==> trial 14 <==
// unified_computing_system
module unified_computing_system (
    input      [15:0] d_a,           
    input      [15:0] d_b,           
    input      [1:0]  op_code,       
    input             clk,
    input             rstn,
    input             en_a,           
    input             en_b,           
    input             en_result,      
    input             cin,            
    input             bin,            
    output reg [31:0] result,         
    output reg [15:0] remainder,      
    output reg        cout,           
    output reg        bout,           
    output reg        overflow_flag,  
    output reg        error_flag      
);
Settings: LEC_CHECK=0, ABC_AREA=1, CAP_MARGIN=0, CELL_PAD_IN_SITES_DETAIL_PLACEMENT=1, CELL_PAD_IN_SITES_GLOBAL_PLACEMENT=3, CORE_MARGIN=2, CORE_UTILIZATION=52, GPL_ROUTABILITY_DRIVEN=0, GPL_TIMING_DRIVEN=0, HOLD_SLACK_MARGIN=0.02, MAX_ROUTING_LAYER=met4, PLACE_DENSITY=0.54, SETUP_SLACK_MARGIN=5.0, SLEW_MARGIN=5, TNS_END_PERCENT=95; clock period 40.3 ns.
run.sh (not shown) runs the stock make flow with config.mk's settings and CLKGATE_MAP_FILE=.
==> inputs of trial 91, as changes to trial 14 <==
Settings changed: ABC_AREA 1 to unset, CAP_MARGIN 0 to 20, CELL_PAD_IN_SITES_DETAIL_PLACEMENT 1 to unset, CELL_PAD_IN_SITES_GLOBAL_PLACEMENT 3 to unset, CORE_UTILIZATION 52 to 72, CTS_CLUSTER_SIZE set to 82, GPL_ROUTABILITY_DRIVEN 0 to unset, GPL_TIMING_DRIVEN 0 to unset, HOLD_SLACK_MARGIN 0.02 to unset, MAX_ROUTING_LAYER met4 to unset, PLACE_DENSITY 0.54 to unset, PLACE_DENSITY_LB_ADDON set to 0.07, SETUP_SLACK_MARGIN 5.0 to unset, SLEW_MARGIN 5 to 20, TNS_END_PERCENT 95 to 5.
==> flow/constraint.sdc (replaced) <==
create_clock -name core_clock -period 24.4 [get_ports {clk}]
set_input_delay 4.8800 -clock core_clock [delete_from_list [all_inputs] [get_ports {clk}]]
set_output_delay 4.8800 -clock core_clock [all_outputs]
set_load 0.01 [all_outputs]
==> inputs of trial 32, as changes to trial 14 <==
Settings changed: ABC_AREA 1 to unset, CELL_PAD_IN_SITES_DETAIL_PLACEMENT 1 to unset, CELL_PAD_IN_SITES_GLOBAL_PLACEMENT 3 to unset, CORE_ASPECT_RATIO set to 0.72, CORE_UTILIZATION 52 to 72, CTS_CLUSTER_DIAMETER set to 203, CTS_CLUSTER_SIZE set to 78, GPL_ROUTABILITY_DRIVEN 0 to unset, GPL_TIMING_DRIVEN 0 to unset, HOLD_SLACK_MARGIN 0.02 to unset, MAX_ROUTING_LAYER met4 to unset, PLACE_DENSITY 0.54 to unset, SETUP_SLACK_MARGIN 5.0 to 3.33, SLEW_MARGIN 5 to 20, TNS_END_PERCENT 95 to unset.
==> flow/constraint.sdc (replaced) <==
create_clock -name core_clock -period 14.1 [get_ports {clk}]
set_input_delay 2.8200 -clock core_clock [delete_from_list [all_inputs] [get_ports {clk}]]
set_output_delay 2.8200 -clock core_clock [all_outputs]
set_load 0.01 [all_outputs]
==> inputs of build 28, as changes to trial 14 <==
Settings changed: ABC_AREA 1 to unset, CAP_MARGIN 0 to 20, CELL_PAD_IN_SITES_DETAIL_PLACEMENT 1 to unset, CELL_PAD_IN_SITES_GLOBAL_PLACEMENT 3 to unset, CORE_UTILIZATION 52 to 68, GPL_ROUTABILITY_DRIVEN 0 to unset, GPL_TIMING_DRIVEN 0 to unset, HOLD_SLACK_MARGIN 0.02 to unset, MAX_ROUTING_LAYER met4 to unset, PLACE_DENSITY 0.54 to unset, PLACE_DENSITY_LB_ADDON set to 0.07, SETUP_SLACK_MARGIN 5.0 to unset, SLEW_MARGIN 5 to 20, TNS_END_PERCENT 95 to 5.
==> flow/constraint.sdc (replaced) <==
create_clock -name core_clock -period 26.0 [get_ports {clk}]
set_input_delay 5.2000 -clock core_clock [delete_from_list [all_inputs] [get_ports {clk}]]
set_output_delay 5.2000 -clock core_clock [all_outputs]
set_load 0.01 [all_outputs]
==> results_dict.tcl <==
# metrics dict for downstream scripts
set metrics [dict create \
    outcome "aborted with a tool error" \
    haltStage "4_1_cts" \
    firstError "[ERROR DPL-0033] detailed placement checks failed during check placement." \
    synth_xor_xnor_area_share 0.05092 \
    synth_nets 3099 \
    ys_seq_frac 0.08285 \
    syn_avg_cell_area_sq_um 7.901 \
    fp_util 0.7272 \
    synthAdderAreaFrac 0.3750 \
    aoi_share 0.1941 \
    top_cells_by_count "321 x inv_1, 290 x ha_1, 288 x nand2_1, 226 x nor2_1, 199 x fa_1" \
    synth_cell_types 83 \
    netlist_area_sq_um 20300 \
    ys_cells 2569 \
    ys_sh_simple 0.1849 \
    chipWidth_um 201.9 \
    most_common_cell "inv_1" \
]
That was trial 32.
==> results_dict.tcl <==
# metrics dict for downstream scripts
set metrics [dict create \
    outcome "aborted with a tool error" \
    haltStage "3_1_place_gp_skip_io" \
    firstError "[ERROR GPL-0301] Utilization 120.220 % exceeds 100%." \
    ys_cells 3094 \
    aoi_share 0.1264 \
    netlist_area_sq_um 21360 \
    synthAdderAreaFrac 0.3564 \
    ys_sh_simple 0.2626 \
    fp_util 0.5255 \
    syn_avg_cell_area_sq_um 6.903 \
    synth_xor_xnor_area_share 0.03444 \
    chipWidth_um 206.7 \
]
That was trial 14.
==> results_dict.tcl <==
# metrics dict for downstream scripts
set metrics [dict create \
    syn_avg_cell_area_sq_um 7.901 \
    outcome "aborted with a tool error" \
    ys_sh_simple 0.1849 \
    most_common_cell "inv_1" \
    synth_xor_xnor_area_share 0.05092 \
    chipWidth_um 171.9 \
    fp_util 0.7306 \
    aoi_share 0.1941 \
    haltStage "5_1_grt" \
    firstError "[ERROR GRT-0232] Routing congestion too high. Check the congestion heatmap in the GUI." \
    synth_nets 3099 \
]
That was trial 91.
==> results_dict.tcl <==
# place-and-route summary
set metrics [dict create \
    fin_ws_ns -0.4418 \
    so_faults "negative setup slack" \
    top_cells_by_count "321 x inv_1, 290 x ha_1, 288 x nand2_1, 226 x nor2_1, 199 x fa_1" \
    aoi_share 0.1941 \
    ys_cells 2569 \
    outcome "failed layout checks" \
    chipWidth_um 176.8 \
    synth_xor_xnor_area_share 0.05092 \
    synth_cell_types 83 \
    setup_violations 17 \
    fp_util 0.6885 \
]
That was build 28.

* * *

==> fjord: inputs <==
==> flow/design.v <==
module subtractor_16bits(
    input [15:0] a,
    input [15:0] b,
    input bin,
    output [15:0] diff,
    output bout
);
    assign {bout, diff} = a - b - bin;
endmodule
module adder_16bits(
    input [15:0] a,
    input [15:0] b,
    input cin,
    output [15:0] sum,
    output cout
);
    assign {cout, sum} = a + b + cin;
endmodule
module multiplier_16bits(
    input [15:0] a,
    input [15:0] b,
    output [31:0] product
);
    assign product = a * b;
endmodule
module divider_16bits(
    input [15:0] dividend,
    input [15:0] divisor,
    output [15:0] quotient,
    output [15:0] remainder
);
    assign quotient = dividend / divisor;
    assign remainder = dividend % divisor;
endmodule
module dff_16bit (
    input      [15:0] d,
    input             clk,
    input             rstn,
    input             en,
    output reg [15:0] q
);
    always @(posedge clk) begin
        if (!rstn)
            q <= 16'b0;
        else if (en)
            q <= d;
    end
endmodule
module unified_computing_system (
    input      [15:0] d_a,           
    input      [15:0] d_b,           
    input      [1:0]  op_code,       
    input             clk,
    input             rstn,
    input             en_a,           
    input             en_b,           
    input             en_result,      
    input             cin,            
    input             bin,            
    output reg [31:0] result,         
    output reg [15:0] remainder,      
    output reg        cout,           
    output reg        bout,           
    output reg        overflow_flag,  
    output reg        error_flag      
);
    wire [15:0] q_a;            
    wire [15:0] q_b;            
    wire [15:0] sum_result;
    wire        sum_cout;
    wire [15:0] diff_result;
    wire        diff_bout;
    wire [31:0] product_result;
    wire [15:0] quotient_result;
    wire [15:0] remainder_result;
    reg [31:0] temp_result;
    reg [15:0] temp_remainder;
    reg        temp_cout;
    reg        temp_bout;
    reg        temp_overflow;
    reg        temp_error;
    dff_16bit register_a_inst (
        .d   (d_a),
        .clk (clk),
        .rstn(rstn),
        .en  (en_a),
        .q   (q_a)
    );
    dff_16bit register_b_inst (
        .d   (d_b),
        .clk (clk),
        .rstn(rstn),
        .en  (en_b),
        .q   (q_b)
    );
    adder_16bits adder_inst (
        .a   (q_a),
        .b   (q_b),
        .cin (cin),
        .sum (sum_result),
        .cout(sum_cout)
    );
    subtractor_16bits subtractor_inst (
        .a    (q_a),
        .b    (q_b),
        .bin  (bin),
        .diff (diff_result),
        .bout (diff_bout)
    );
    multiplier_16bits multiplier_inst (
        .a      (q_a),
        .b      (q_b),
        .product(product_result)
    );
    divider_16bits divider_inst (
        .dividend (q_a),
        .divisor  (q_b),
        .quotient (quotient_result),
        .remainder(remainder_result)
    );
    always @(*) begin
        temp_result = 32'b0;
        temp_remainder = 16'b0;
        temp_cout = 1'b0;
        temp_bout = 1'b0;
        temp_overflow = 1'b0;
        temp_error = 1'b0;
        case(op_code)
            2'b00: begin  
                temp_result = {16'b0, sum_result};
                temp_cout = sum_cout;
                if ((q_a[15] == q_b[15]) && (sum_result[15] != q_a[15])) begin
                    temp_overflow = 1'b1;
                end
            end
            2'b01: begin  
                temp_result = {16'b0, diff_result};
                temp_bout = diff_bout;
                if ((q_a[15] != q_b[15]) && (diff_result[15] != q_a[15])) begin
                    temp_overflow = 1'b1;
                end
            end
            2'b10: begin  
                temp_result = product_result;
                if (product_result[31:16] != 16'b0 && 
                    product_result[31:16] != 16'hFFFF) begin
                    temp_overflow = 1'b1;
                end
            end
            2'b11: begin  
                if (q_b == 16'b0) begin  
                    temp_result = 32'b0;
                    temp_error = 1'b1;
                end else begin
                    temp_result = {16'b0, quotient_result};  
                    temp_remainder = remainder_result;
                end
            end
            default: begin
            end
        endcase
    end
    always @(posedge clk) begin
        if (!rstn) begin
            result <= 32'b0;
            remainder <= 16'b0;
            cout <= 1'b0;
            bout <= 1'b0;
            overflow_flag <= 1'b0;
            error_flag <= 1'b0;
        end
        else if (en_result) begin
            result <= temp_result;
            remainder <= temp_remainder;
            cout <= temp_cout;
            bout <= temp_bout;
            overflow_flag <= temp_overflow;
            error_flag <= temp_error;
        end
    end
endmodule
==> flow/run.sh <==
#!/bin/bash
# the make line also repeats each setting of config.mk as NAME=value (left out here)
make -C /OpenROAD-flow-scripts/flow DESIGN_CONFIG=/design/flow/config.mk WORK_HOME=/design/flow/orfs CLKGATE_MAP_FILE= finish
==> flow/config.mk <==
export PLATFORM = sky130hd
export DESIGN_NAME = unified_computing_system
export DESIGN_NICKNAME = unified_computing_system
export VERILOG_FILES = /design/flow/design.v
export SDC_FILE = /design/flow/constraint.sdc
export NUM_CORES = 4
export LEC_CHECK = 0
export CAP_MARGIN = 20
export CELL_PAD_IN_SITES_GLOBAL_PLACEMENT = 0
export CORE_MARGIN = 2
export CORE_UTILIZATION = 72
export GPL_ROUTABILITY_DRIVEN = 0
export PLACE_DENSITY_LB_ADDON = 0.2
export SETUP_SLACK_MARGIN = 3.57
export SLEW_MARGIN = 20
export TNS_END_PERCENT = 5
==> flow/constraint.sdc <==
create_clock -name core_clock -period 25.2 [get_ports {clk}]
set_input_delay 5.0400 -clock core_clock [delete_from_list [all_inputs] [get_ports {clk}]]
set_output_delay 5.0400 -clock core_clock [all_outputs]
set_load 0.01 [all_outputs]
==> inputs of amber, as changes to fjord <==
- CELL_PAD_IN_SITES_GLOBAL_PLACEMENT: 0 -> default
- CORE_UTILIZATION: 72 -> 65
- GPL_ROUTABILITY_DRIVEN: 0 -> default
- PLACE_DENSITY_LB_ADDON: 0.2 -> default
- SETUP_SLACK_MARGIN: 3.57 -> default
- TNS_END_PERCENT: 5 -> default
==> flow/constraint.sdc (replaced) <==
create_clock -name core_clock -period 21.2 [get_ports {clk}]
set_input_delay 4.2400 -clock core_clock [delete_from_list [all_inputs] [get_ports {clk}]]
set_output_delay 4.2400 -clock core_clock [all_outputs]
set_load 0.01 [all_outputs]
==> qor summary <==
                                                                      fjord            amber
Count of cells resized by post-cts repair                               168              132
Sum of net half-perimeters after detailed placement                54200 um         59420 um
Height of the die                                                  171.9 um         180.7 um
Number of synthesized flops with an enable pin                            0                0
Area after DPL                                                    22500 um2        25180 um2
Placed cells                                                           3052             3418
Run status                                           stopped before the end  failed layout checks
Last stage reached                                           global routing                -
Layout check failures                                                     -     setup timing
Post-place setup slack                                            -965.0 ps         -4338 ps
Number of placement rows                                                 61               64
Cell area after technology mapping                                20300 um2        20300 um2
Post-CTS repair timing setup buffer count                               156               90
Quantity of I/O buffers inserted on ports                                92               92
Largest type area fraction                                           19.63%           19.63%
I/O pin total                                                            93               93
Area of the die                                                   29550 um2        32660 um2
Core Util at FP                                                      73.06%           66.18%
Synth Area in Compound Gates                                         19.41%           19.41%
Die Wd                                                             171.9 um         180.7 um
Fraction of the mapped netlist area in adder cells                   37.50%           37.50%
Standard cell core area                                           27780 um2        30670 um2

* * *

==> job 3153 <==
RTL: the design.v shown in full above, as it stands there.
export LEC_CHECK = 0
export ABC_AREA = 1
export CAP_MARGIN = 20
export CORE_MARGIN = 2
export CORE_UTILIZATION = 69
export CTS_CLUSTER_DIAMETER = 370
export CTS_CLUSTER_SIZE = 99
export PLACE_DENSITY = 0.37
export SETUP_SLACK_MARGIN = 2.87
export SLEW_MARGIN = 20
export TNS_END_PERCENT = 10
create_clock -name core_clock -period 12.7 [get_ports {clk}]
==> inputs of job 2670, as changes to job 3153 <==
- CORE_UTILIZATION: 69 -> 67
- CTS_CLUSTER_DIAMETER: 370 -> not set
- CTS_CLUSTER_SIZE: 99 -> 97
- PLACE_DENSITY: 0.37 -> not set
- SETUP_SLACK_MARGIN: 2.87 -> not set
- TNS_END_PERCENT: 10 -> not set
==> flow/constraint.sdc (replaced) <==
create_clock -name core_clock -period 30.0 [get_ports {clk}]
set_input_delay 6.0000 -clock core_clock [delete_from_list [all_inputs] [get_ports {clk}]]
set_output_delay 6.0000 -clock core_clock [all_outputs]
set_load 0.01 [all_outputs]
==> notes <==
- In synthesized area, job 3153 and job 2670 do not differ.
- Job 2670 finished with timing, DRC and antenna clean. Job 3153 aborted during 5_1_grt (GRT-0116).
- Of job 3153 and job 2670, job 2670 has the higher die size (gap about 3%, measured against job 2670).
- Synthesized cell count is the same in job 2670 and job 3153.

* * *

==> inputs of run X <==
Starts from the design.v that is shown in full above.
clock: 26.0 ns
lec_check: 0
abc_area: 1
cap_margin: 20
core_aspect_ratio: 1.91
core_margin: 2
core_utilization: 59
cts_cluster_diameter: 396
cts_cluster_size: 100
max_routing_layer: met4
place_density_lb_addon: 0.3
setup_slack_margin: -0.83
slew_margin: 5
tns_end_percent: 5
==> inputs of run D, as changes to run X <==
Settings changed: CORE_ASPECT_RATIO 1.91 to default, CORE_UTILIZATION 59 to 72, CTS_CLUSTER_DIAMETER 396 to 375, CTS_CLUSTER_SIZE 100 to default, MAX_ROUTING_LAYER met4 to default, PLACE_DENSITY_LB_ADDON 0.3 to default, SETUP_SLACK_MARGIN -0.83 to 3.17, SLEW_MARGIN 5 to 20, TNS_END_PERCENT 5 to default.
==> flow/constraint.sdc (replaced) <==
create_clock -name core_clock -period 10.7 [get_ports {clk}]
set_input_delay 2.1400 -clock core_clock [delete_from_list [all_inputs] [get_ports {clk}]]
set_output_delay 2.1400 -clock core_clock [all_outputs]
set_load 0.01 [all_outputs]
==> results.yml <==
# flow metrics
status:
  firstError: "[ERROR GRT-0116] Global routing finished with congestion. Check the congestion regions in the DRC Viewer."
  stop_stage: "global routing"
  status: "did not finish"
floorplan:
  die_y_um: 176
  chip_area_um2: 31100
  rows: 63
  fp.dieW_um: 176
clocking:
  ctsResizeCount: 95
placed_design:
  routabilityCongestion: 1.03
  pre_cts_ws_ns: -13.79
  place_inst: 3998
global_routing:
  use_met3_pct: 59.7
# the run above: run D

==> results.yml <==
# generated from flow reports
placed_design:
  routabilityCongestion: 1.04
  pre_cts_ws_ns: 0.0558
  place_inst: 3595
clocking:
  hold_buffers: 0
  ctsResizeCount: 0
yosys:
  yosys.cell_types.count: 68
layout:
  final_cells: 3631
floorplan:
  rows: 96
  chip_area_um2: 37800
global_routing:
  grt_pass1_wl_um: 116000
status:
  status: "complete, no violations"
# the run above: run X

